// multiplier
module multiplier (
    output Ready,
    output Valid,
    output [31:0] R,
    input [15:0] X,
    input [15:0] Y,
    input Clk,
    input Rst
);
Settings: LEC_CHECK=0, ABC_AREA=1, CAP_MARGIN=20, CORE_MARGIN=2, CORE_UTILIZATION=69, CTS_CLUSTER_SIZE=99, PLACE_DENSITY=0.36, SLEW_MARGIN=20; clock period 5.66 ns.
run.sh (not shown) runs the stock make flow with config.mk's settings and CLKGATE_MAP_FILE=.
The baseline never finished: it broke off in 4_1_cts with DPL-0038.
Edit:
- CORE_ASPECT_RATIO: unset -> 0.5
- CORE_UTILIZATION: 69 -> 72
- CTS_CLUSTER_DIAMETER: unset -> 288
- TNS_END_PERCENT: unset -> 10
- clock period: 5.66 -> 4.9 ns (I/O delays scaled with it)
Outcome: The new run did not get past 4_1_cts; synthesized cell count does not change; die size came out lower by 3.7%; area after synthesis stays the same.
Edit:
- CORE_ASPECT_RATIO: 0.5 -> unset
- CORE_UTILIZATION: 72 -> 70
- CTS_CLUSTER_DIAMETER: 288 -> 27
- CTS_CLUSTER_SIZE: 99 -> unset
- PLACE_DENSITY: 0.36 -> unset
- SETUP_SLACK_MARGIN: unset -> 2.14
- TNS_END_PERCENT: 10 -> unset
- clock period: 4.9 -> 8.75 ns (I/O delays scaled with it)
What happened: The changed run failed in 4_1_cts; synthesized cell count is unchanged; synthesized area does not change; die size rose by 2.4%.
Edit:
- CTS_CLUSTER_DIAMETER: 27 -> 28
The new run aborted during 4_1_cts.
Synthesized area does not change.
Synthesized cell count stays the same.
Die area stays the same.

---

multiplier again, from the RTL that the note above started with.
Design multiplier, start of the top module:
module multiplier (
    output Ready,
    output Valid,
    output [31:0] R,
    input [15:0] X,
    input [15:0] Y,
    input Clk,
    input Rst
);
export LEC_CHECK = 0
export CAP_MARGIN = 10
export CELL_PAD_IN_SITES_GLOBAL_PLACEMENT = 3
export CORE_ASPECT_RATIO = 1.36
export CORE_MARGIN = 2
export CORE_UTILIZATION = 19
export CTS_CLUSTER_SIZE = 73
export GPL_ROUTABILITY_DRIVEN = 0
export GPL_TIMING_DRIVEN = 0
export PLACE_DENSITY_LB_ADDON = 0.18
export SETUP_SLACK_MARGIN = 2.62
export SLEW_MARGIN = 20
create_clock -name core_clock -period 12.5 [get_ports {Clk}]
The baseline ran to the end with violations: setup timing.
Rerun with:
CAP_MARGIN = 20   (was 10)
CELL_PAD_IN_SITES_GLOBAL_PLACEMENT = not set   (was 3)
CORE_ASPECT_RATIO = not set   (was 1.36)
CORE_UTILIZATION = 58   (was 19)
CTS_CLUSTER_SIZE = not set   (was 73)
GPL_ROUTABILITY_DRIVEN = not set   (was 0)
GPL_TIMING_DRIVEN = not set   (was 0)
PLACE_DENSITY_LB_ADDON = not set   (was 0.18)
SETUP_SLACK_MARGIN = 1.26   (was 2.62)
TNS_END_PERCENT = 40   (was not set)
clock period = 7.09 ns   (was 12.5 ns; I/O delays follow)
Effect: The new run completed and failed the layout checks on setup timing. Critical path depth goes up by 4. Routed wire length goes down by 30%. Area after synthesis stays the same. Via count grows by 11%. Worst setup slack gets worse by 3.8 ns. Total power goes up by 73%. Non-clock buffer count grows by 170. Cell count decreases by 14%. Global-route usage grows by 24 points.

---

Starting RTL as in the previous note.
clock: 15.0 ns
lec_check: 0
abc_area: 0
cap_margin: 35
cell_pad_in_sites_detail_placement: 0
core_margin: 10
core_utilization: 50
cts_cluster_diameter: 260
cts_cluster_size: 98
gpl_routability_driven: 0
hold_slack_margin: -0.1
max_routing_layer: met4
place_density_lb_addon: 0.3
setup_slack_margin: -1.5
slew_margin: 5
tns_end_percent: 5
Then changed:
CAP_MARGIN = 0   (was 35)
CORE_MARGIN = 2   (was 10)
CORE_UTILIZATION = 72   (was 50)
CTS_CLUSTER_DIAMETER = 119   (was 260)
CTS_CLUSTER_SIZE = 59   (was 98)
PLACE_DENSITY_LB_ADDON = 0.0   (was 0.3)
SETUP_SLACK_MARGIN = 2.71   (was -1.5)
SLEW_MARGIN = 30   (was 5)
TNS_END_PERCENT = 85   (was 5)
What happened:
- The changed run died in 5_1_grt with ODB-0269
- die size is lower by 42%
- synthesized area stays the same
- synthesized cell count does not change
Then changed:
CAP_MARGIN = 35   (was 0)
CORE_UTILIZATION = 50   (was 72)
CTS_CLUSTER_DIAMETER = 329   (was 119)
CTS_CLUSTER_SIZE = 98   (was 59)
HOLD_SLACK_MARGIN = 0.24   (was -0.1)
PLACE_DENSITY_LB_ADDON = 0.3   (was 0.0)
SETUP_SLACK_MARGIN = default   (was 2.71)
TNS_END_PERCENT = 5   (was 85)
This time the run went through all stages and came out clean.
Synthesized cell count is unchanged.
Die area goes up by 43%.
Synthesized area stays the same.
Then changed:
ABC_AREA = default   (was 0)
CAP_MARGIN = 20   (was 35)
CELL_PAD_IN_SITES_DETAIL_PLACEMENT = default   (was 0)
CORE_UTILIZATION = 57   (was 50)
CTS_CLUSTER_DIAMETER = default   (was 329)
CTS_CLUSTER_SIZE = default   (was 98)
GPL_ROUTABILITY_DRIVEN = default   (was 0)
HOLD_SLACK_MARGIN = default   (was 0.24)
MAX_ROUTING_LAYER = default   (was met4)
PLACE_DENSITY_LB_ADDON = default   (was 0.3)
SLEW_MARGIN = 20   (was 30)
TNS_END_PERCENT = default   (was 5)
clock period = 7.03 ns   (was 15.0 ns; I/O delays follow)
The new run finished but failed the layout checks on setup timing. Cell area climbs by 21%. Total power rises to 3.6 times its value. Area after synthesis stays the same. Non-clock buffer count is higher by 294.
Then changed:
ABC_AREA = 1   (was default)
CORE_UTILIZATION = 70   (was 57)
CTS_CLUSTER_DIAMETER = 29   (was default)
SETUP_SLACK_MARGIN = 2.14   (was default)
clock period = 8.75 ns   (was 7.03 ns; I/O delays follow)
With this change the flow died in 4_1_cts with DPL-0038; area after synthesis is lower by 17%; synthesized cell count is lower by 15%; die area is lower by 31%.
Then changed:
ABC_AREA = default   (was 1)
CORE_UTILIZATION = 66   (was 70)
CTS_CLUSTER_DIAMETER = default   (was 29)
Result:
- The new run failed in 5_1_grt, error GRT-0116
- die size grows by 26%
- synthesized area grows by 20%
- synthesized cell count grows by 17%
Power figures rest on the tool's default switching activity, not on a simulated workload.
